== main ==
==> flow/design.v <==
module TMDS_Encoder (
    input  wire       PixelClk,
    output reg  [9:0] pDataOutRaw,    
    input  wire [7:0] pDataOut,       
    input  wire       pC0,
    input  wire       pC1,
    input  wire       pVde
);
localparam [9:0] kCtlTkn0 = 10'b1101010100;
localparam [9:0] kCtlTkn1 = 10'b0010101011;
localparam [9:0] kCtlTkn2 = 10'b0101010100;
localparam [9:0] kCtlTkn3 = 10'b1010101011;
function [3:0] sum_bits8;
    input [7:0] u;
    integer i;
    begin
        sum_bits8 = 4'd0;
        for (i = 0; i < 8; i = i + 1)
            sum_bits8 = sum_bits8 + {3'b000, u[i]};
    end
endfunction
reg  [7:0] pDataOut_1;
reg  [3:0] n1d_1;
reg        pC0_1, pC1_1, pVde_1;
reg  [8:0] q_m_2;
reg  [3:0] n1q_m_2, n0q_m_2;
reg        pC0_2, pC1_2, pVde_2;
reg  signed [4:0] cnt_t_3;
wire [8:0] q_m_xor_1, q_m_xnor_1, q_m_1;
wire [3:0] n1q_m_1;
always @(posedge PixelClk) begin
    pVde_1     <= pVde;
    n1d_1      <= sum_bits8(pDataOut);
    pDataOut_1 <= pDataOut;
    pC0_1      <= pC0;
    pC1_1      <= pC1;
end
assign q_m_xor_1[0]  = pDataOut_1[0];
assign q_m_xnor_1[0] = pDataOut_1[0];
genvar gi;
generate
    for (gi = 1; gi < 8; gi = gi + 1) begin : encode
        assign q_m_xor_1[gi]  = q_m_xor_1[gi-1] ^ pDataOut_1[gi];
        assign q_m_xnor_1[gi] = ~(q_m_xnor_1[gi-1] ^ pDataOut_1[gi]);
    end
endgenerate
assign q_m_xor_1[8]  = 1'b1;
assign q_m_xnor_1[8] = 1'b0;
assign q_m_1 = (n1d_1 > 4'd4 || (n1d_1 == 4'd4 && pDataOut_1[0] == 1'b0)) ?
               q_m_xnor_1 : q_m_xor_1;
assign n1q_m_1 = sum_bits8(q_m_1[7:0]);
always @(posedge PixelClk) begin
    n1q_m_2 <= n1q_m_1;
    n0q_m_2 <= 4'd8 - n1q_m_1;
    q_m_2   <= q_m_1;
    pC0_2   <= pC0_1;
    pC1_2   <= pC1_1;
    pVde_2  <= pVde_1;
end
wire cond_balanced_2     = (cnt_t_3 == 5'sd0) || (n1q_m_2 == 4'd4);
wire cond_not_balanced_2 = (cnt_t_3 > 5'sd0 && n1q_m_2 > 4'd4) ||
                           (cnt_t_3 < 5'sd0 && n1q_m_2 < 4'd4);
wire [9:0] control_token_2 = (!pC1_2 && !pC0_2) ? kCtlTkn0 :
                             (!pC1_2 &&  pC0_2) ? kCtlTkn1 :
                             ( pC1_2 && !pC0_2) ? kCtlTkn2 :
                                                  kCtlTkn3;
wire [9:0] q_out_2 =
    !pVde_2                            ? control_token_2 :
    (cond_balanced_2 && !q_m_2[8])     ? {~q_m_2[8], q_m_2[8], ~q_m_2[7:0]} :
    (cond_balanced_2 &&  q_m_2[8])     ? {~q_m_2[8], q_m_2[8],  q_m_2[7:0]} :
    cond_not_balanced_2                ? {1'b1,      q_m_2[8], ~q_m_2[7:0]} :
                                         {1'b0,      q_m_2[8],  q_m_2[7:0]};
wire signed [4:0] dc_bias_2 = $signed({1'b0, n0q_m_2}) - $signed({1'b0, n1q_m_2});
wire signed [4:0] cnt_t_2 =
    !pVde_2                        ? 5'sd0 :
    (cond_balanced_2 && !q_m_2[8]) ? cnt_t_3 + dc_bias_2 :
    (cond_balanced_2 &&  q_m_2[8]) ? cnt_t_3 - dc_bias_2 :
    cond_not_balanced_2            ? cnt_t_3 + $signed({3'b000,  q_m_2[8], 1'b0}) + dc_bias_2 :
                                     cnt_t_3 - $signed({3'b000, ~q_m_2[8], 1'b0}) - dc_bias_2;
always @(posedge PixelClk) begin
    cnt_t_3     <= cnt_t_2;
    pDataOutRaw <= q_out_2;    
end
endmodule
module rgb2dvi (
    input  wire        PixelClk,
    input  wire [23:0] vid_pData,
    input  wire        vid_pVDE,
    input  wire        vid_pHSync,
    input  wire        vid_pVSync,
    output wire [9:0]  pDataOutRaw0,    
    output wire [9:0]  pDataOutRaw1,    
    output wire [9:0]  pDataOutRaw2     
);
TMDS_Encoder DataEncoder0 (
    .PixelClk(PixelClk), .pDataOutRaw(pDataOutRaw0),
    .pDataOut(vid_pData[15:8]), .pC0(vid_pHSync), .pC1(vid_pVSync), .pVde(vid_pVDE));
TMDS_Encoder DataEncoder1 (
    .PixelClk(PixelClk), .pDataOutRaw(pDataOutRaw1),
    .pDataOut(vid_pData[7:0]), .pC0(1'b0), .pC1(1'b0), .pVde(vid_pVDE));
TMDS_Encoder DataEncoder2 (
    .PixelClk(PixelClk), .pDataOutRaw(pDataOutRaw2),
    .pDataOut(vid_pData[23:16]), .pC0(1'b0), .pC1(1'b0), .pVde(vid_pVDE));
endmodule
clock: 4.0 ns
lec_check: 0
cap_margin: 20
core_margin: 2
core_utilization: 16
max_routing_layer: met4
min_routing_layer: met2
slew_margin: 20
run.sh (not shown) runs the stock make flow with config.mk's settings and CLKGATE_MAP_FILE=.
main finished every step from synthesis to the final layout, and the layout passed the timing, design-rule and antenna checks.
diff inputs: main => the feature branch
- MIN_ROUTING_LAYER: met2 -> unset
- CORE_ASPECT_RATIO: unset -> 0.5
- MAX_ROUTING_LAYER: met4 -> unset
- CORE_UTILIZATION: 16 -> 30
- PLACE_DENSITY: unset -> 0.89
Findings:
The feature branch ends up with a number of logic stages on the critical path including buffering that is 1 higher than in main. The feature branch ended with more relative max-transition margin than main. Summary — total die size, the feature branch relative to main: lower, by 46%. The feature branch: final critical-path setup slack lower than main.

RTL: the design.v shown in full above, as it stands there.
==> flow/config.mk <==
export PLATFORM = sky130hd
export DESIGN_NAME = rgb2dvi
export DESIGN_NICKNAME = rgb2dvi
export VERILOG_FILES = /design/flow/design.v
export SDC_FILE = /design/flow/constraint.sdc
export NUM_CORES = 4
export LEC_CHECK = 0
export CAP_MARGIN = 30
export CELL_PAD_IN_SITES_DETAIL_PLACEMENT = 1
export CELL_PAD_IN_SITES_GLOBAL_PLACEMENT = 0
export CORE_ASPECT_RATIO = 1.25
export CORE_MARGIN = 2
export CORE_UTILIZATION = 54
export CTS_CLUSTER_DIAMETER = 292
export GPL_ROUTABILITY_DRIVEN = 1
export GPL_TIMING_DRIVEN = 0
export HOLD_SLACK_MARGIN = -0.1
export MIN_ROUTING_LAYER = met1
export SLEW_MARGIN = 15
export TNS_END_PERCENT = 35
==> flow/constraint.sdc <==
create_clock -name core_clock -period 5.74 [get_ports {PixelClk}]
set_input_delay 1.1480 -clock core_clock [delete_from_list [all_inputs] [get_ports {PixelClk}]]
set_output_delay 1.1480 -clock core_clock [all_outputs]
set_load 0.01 [all_outputs]
Next try:
Settings changed: CAP_MARGIN 30 to 40, CELL_PAD_IN_SITES_DETAIL_PLACEMENT 1 to not set, CORE_UTILIZATION 54 to 72, CTS_CLUSTER_DIAMETER 292 to 287, GPL_TIMING_DRIVEN 0 to not set, HOLD_SLACK_MARGIN -0.1 to not set, MIN_ROUTING_LAYER met1 to not set, PLACE_DENSITY set to 0.65, SETUP_SLACK_MARGIN set to 0.01, SLEW_MARGIN 15 to 35, TNS_END_PERCENT 35 to not set.
Clock period 5.74 ns to 3.42 ns, I/O delays scaled along.
After rerunning: The new run completed and failed the layout checks on negative setup slack. Final area climbs by 5.5%. Fmax is higher by 17%. Final cell count decreases by 0.51%. Sequential share of layout area went down by 1.4 points. Synthesized cell count does not change. Hold slack gains 0.016 ns.
Next try:
Settings changed: CAP_MARGIN 40 to 20, CELL_PAD_IN_SITES_GLOBAL_PLACEMENT 0 to not set, CORE_ASPECT_RATIO 1.25 to not set, CORE_UTILIZATION 72 to 40, CTS_CLUSTER_DIAMETER 287 to not set, GPL_ROUTABILITY_DRIVEN 1 to not set, PLACE_DENSITY 0.65 to not set, SETUP_SLACK_MARGIN 0.01 to not set, SLEW_MARGIN 35 to 20.
Clock period 3.42 ns to 2.2 ns, I/O delays scaled along.
=> The new run completed, yet does not pass: negative setup slack; routed wire length drops by 37%; register-to-register slack gets worse by 0.87 ns; setup slack degrades by 0.87 ns; design area increases by about 15%; count of clock-buffer cells in the layout went up by 1; non-clock buffer count went up by 103.

== build 92 ==
Starts from the design.v that is shown in full above.
Settings: LEC_CHECK=0, CAP_MARGIN=20, CORE_MARGIN=2, CORE_UTILIZATION=66, CTS_CLUSTER_DIAMETER=336, CTS_CLUSTER_SIZE=33, SLEW_MARGIN=20; clock period 3.73 ns.
Build 92 | stages: all done | timing, DRC, antenna: all pass
--- input diff build 92..build 39 ---
Settings: a change of CORE_UTILIZATION from 66 to 72; a deleted CTS_CLUSTER_DIAMETER that had been 336; a deleted CTS_CLUSTER_SIZE that had been 33; an added ABC_AREA of 1; a change of the clock period (ns, I/O delays scaled along) from 3.73 to 4.05.
Results
| build 39 | all stages done | FAIL | setup timing |. Build 92 completed; timing, DRC and antenna clean. Delta (build 39 minus build 92): final hold slack now larger; share of the yosys chip area belonging to registers now smaller; post-route minimum period now larger. A start point of the critical path of DataEncoder0.pDataOut_1[0] is what build 39 shows, while DataEncoder2.n1d_1[1] belongs to build 92.
The inputs of build 80 differ from those of build 39 as listed below.
Settings: CTS_CLUSTER_DIAMETER now 336, previously not set; PLACE_DENSITY_LB_ADDON now 0.21, previously not set; CTS_CLUSTER_SIZE now 33, previously not set; the clock period (ns, I/O delays scaled along) now 3.73, was 4.05.
- Layout checks on build 80: not met. Flow itself completed; violations: setup timing.
- Build 80 against build 39; final routed wirelength across all metal layers is up by more than 10%.
- Diff build 80..build 39 | final-report hold violation count | unchanged
- On setup slack: between build 39 and build 80, it ends up lower for build 80.
- Against build 39, build 80 comes in 17 points higher on post-route fraction of the period consumed by the critical path.
- Build 80: design area about 2% above build 39
Here is what was changed in the inputs of build 64 compared with build 80.
Settings: changing CORE_UTILIZATION from 72 to 68; removing CTS_CLUSTER_DIAMETER (formerly 336); removing CTS_CLUSTER_SIZE (formerly 33); removing PLACE_DENSITY_LB_ADDON (formerly 0.21); changing the clock period (ns, I/O delays scaled along) from 3.73 to 1.58.
### Flow results
Every stage of build 80 finished as expected; the final checks, on the other hand, flagged setup timing, which means the layout fails. Build 64 terminated abnormally: 4_1_cts reported DPL-0038. Number of instances in the placed design up about 15% in build 64 wrt build 80. Diff build 80 -> build 64: width of the die shows an increase of about 2.8%; half-perimeter wire length after detailed placement shows an increase of 6800 um; placement row count shows an increase of about 2.7%; area of the die shows an increase of 660 um^2; weighted congestion at the end of routability-driven global placement shows an increase of 0.090.

Setup of JK:
RTL: the design.v shown in full above, as it stands there.
clock: 4.0 ns
lec_check: 0
cap_margin: 20
core_margin: 2
core_utilization: 40
slew_margin: 20
JK finished every stage and its layout cleared the timing, design-rule and antenna checks.
Relative to JK, the following input files were edited for MS:
Settings: an added PLACE_DENSITY of 0.45; an added CORE_ASPECT_RATIO of 0.5.
Results
MS | stages: all done | timing, DRC, antenna: all pass. Both conditions hold for JK: the flow ran to the end and the final layout passed the timing, design-rule and antenna checks. Looking at MS and JK, the timing-limited maximum frequency is a wash. [MS] number of placement rows fell about 30% relative to JK. JK → MS: clock-pin slew reported for the worst setup and hold paths after clock tree synthesis level.
Input changes introduced in AL (baseline for comparison: MS):
Settings: CORE_UTILIZATION now 64, was 40; CORE_MARGIN now 7, was 2; PLACE_DENSITY no longer set, was 0.45.
==> results <==
On area occupied by multi-input gates: AL sits above MS. The higher global-route usage came out of AL. Post-route core utilization: MS and AL compared, higher one is AL.
Input changes introduced in TR (baseline for comparison: AL):
Settings: removing CORE_ASPECT_RATIO (formerly 0.5); changing CORE_MARGIN from 7 to 2; changing the clock period (ns, I/O delays scaled along) from 4.0 to 2.11.
[summary]
5_1_grt: TR exited with error. Any difference in count of hold-fix buffers inserted at cts between TR and AL is small enough to ignore. Routability-driven placement congestion ratio sits higher in TR than in AL. In TR the post-detailed-placement half-perimeter wirelength turned out 19% higher than in AL. Total die area (AL / TR): 1.2. Between AL and TR, total number of placement rows increased.
#### Input delta (PW over TR)
Settings: swapping 64 for 65 in CORE_UTILIZATION; putting CTS_CLUSTER_DIAMETER at 145 where nothing was set; swapping 2.11 for 3.18 in the clock period (ns, I/O delays scaled along).
### Flow results
PW finished every stage; the final checks, however, were not passed, the failures being negative setup slack.
In the reports for PW and TR, the smaller post-DP HPWL belongs to PW.
In PW the area of the die turned out about 1.5% lower than in TR.
On PW: placement-stage worst setup slack is 1.10 ns higher than what TR gave.
Distinct cell type count after synthesis: TR vs PW identical
Diff PW..TR | hold buffer count at cts | unchanged
PW vs. TR: routability-driven placement congestion ratio went down, cell area after placement lower.

== wip/willow ==
Starts from the design.v that is shown in full above.
Settings: LEC_CHECK=0, CAP_MARGIN=0, CORE_ASPECT_RATIO=0.92, CORE_MARGIN=2, CORE_UTILIZATION=72, CTS_CLUSTER_DIAMETER=30, PLACE_DENSITY=0.65, SETUP_SLACK_MARGIN=-0.26, SLEW_MARGIN=20; clock period 3.34 ns.
wip/willow finished all stages; however, its layout fails the closing checks, the failures being setup timing.
### wip/willow -> wip/yarrow
Settings: PLACE_DENSITY removed (was 0.65); CTS_CLUSTER_DIAMETER changed from 30 to 145; SETUP_SLACK_MARGIN changed from -0.26 to -0.21; CORE_ASPECT_RATIO removed (was 0.92); the clock period (ns, I/O delays scaled along) changed from 3.34 to 3.18.
==> comparison <==
Status(wip/yarrow) = ERROR, stage = global routing (5_1_grt)
The count of instances resized after the clock tree is built of wip/yarrow exceeds that of wip/willow by 13.
Number of placed cells counting well taps: wip/yarrow and wip/willow compared, lower one is wip/willow
wip/yarrow vs wip/willow: core area down in wip/yarrow
The die area of wip/willow and that of wip/yarrow are within noise of each other.
What wip/xenon does differently from wip/yarrow at the input level:
Settings: swapping 0 for 20 in CAP_MARGIN; swapping 72 for 8 in CORE_UTILIZATION; clearing SETUP_SLACK_MARGIN, which used to be -0.21; clearing CTS_CLUSTER_DIAMETER, which used to be 145; swapping 3.18 for 4.05 in the clock period (ns, I/O delays scaled along).
Results
Going from wip/yarrow to wip/xenon, chip width grew by more than 100%. On standard cell core area: wip/xenon sits above wip/yarrow. wip/xenon: setup slack after placement 530 ps above wip/yarrow. For cell count listed in synth_stat.txt, wip/yarrow and wip/xenon come out practically identical. wip/xenon vs wip/yarrow: cell count after placement up in wip/xenon. Having completed the whole flow, wip/xenon delivered a layout that passed the timing, design-rule and antenna checks. Looking at wip/xenon and wip/yarrow, the post-synth net total is a wash. Die height of wip/xenon exceeds that of wip/yarrow by more than 100%. Relative to wip/yarrow, the count of instances resized after the clock tree is built of wip/xenon is lower by 23. Note that the post-detailed-placement cell area recorded for wip/yarrow amounts to 0.886 times the value seen in wip/xenon. Of the two candidates, wip/yarrow has the better die outline area and wip/xenon the worse one.
Changes in wip/juniper relative to wip/xenon:
Settings: a change of CORE_UTILIZATION from 8 to 66; an added SETUP_SLACK_MARGIN of -0.26; a change of the clock period (ns, I/O delays scaled along) from 4.05 to 3.34.
[summary]
[flow] wip/juniper | stages: complete | final checks: fail | reason: setup timing
On clock buffer and inverter area fraction after layout, the higher figure sits with wip/juniper, not wip/xenon.
For wip/onyx, these inputs were changed with respect to wip/juniper:
Settings: ABC_AREA: unset -> 1; CORE_UTILIZATION: 66 -> 68; SETUP_SLACK_MARGIN: -0.26 -> unset; the clock period (ns, I/O delays scaled along): 3.34 -> 4.05.
--- outcome ---
wip/onyx: full flow OK, the timing, design-rule and antenna checks passed. Timing startpoint of the critical path = DataEncoder2.n1d_1[1]: wip/juniper; timing startpoint of the critical path = DataEncoder0.pDataOut_1[0]: wip/onyx. Minimum setup slack in the final design was lower in the run labelled wip/juniper. Note that the combined area of all synthesized cells recorded for wip/juniper amounts to 0.949 times the value seen in wip/onyx. Looking at clock buffer instance count of the final layout, wip/onyx sits 5 above wip/juniper. The post-synthesis to final-layout area growth of wip/onyx falls short of that of wip/juniper by 6.5 points.
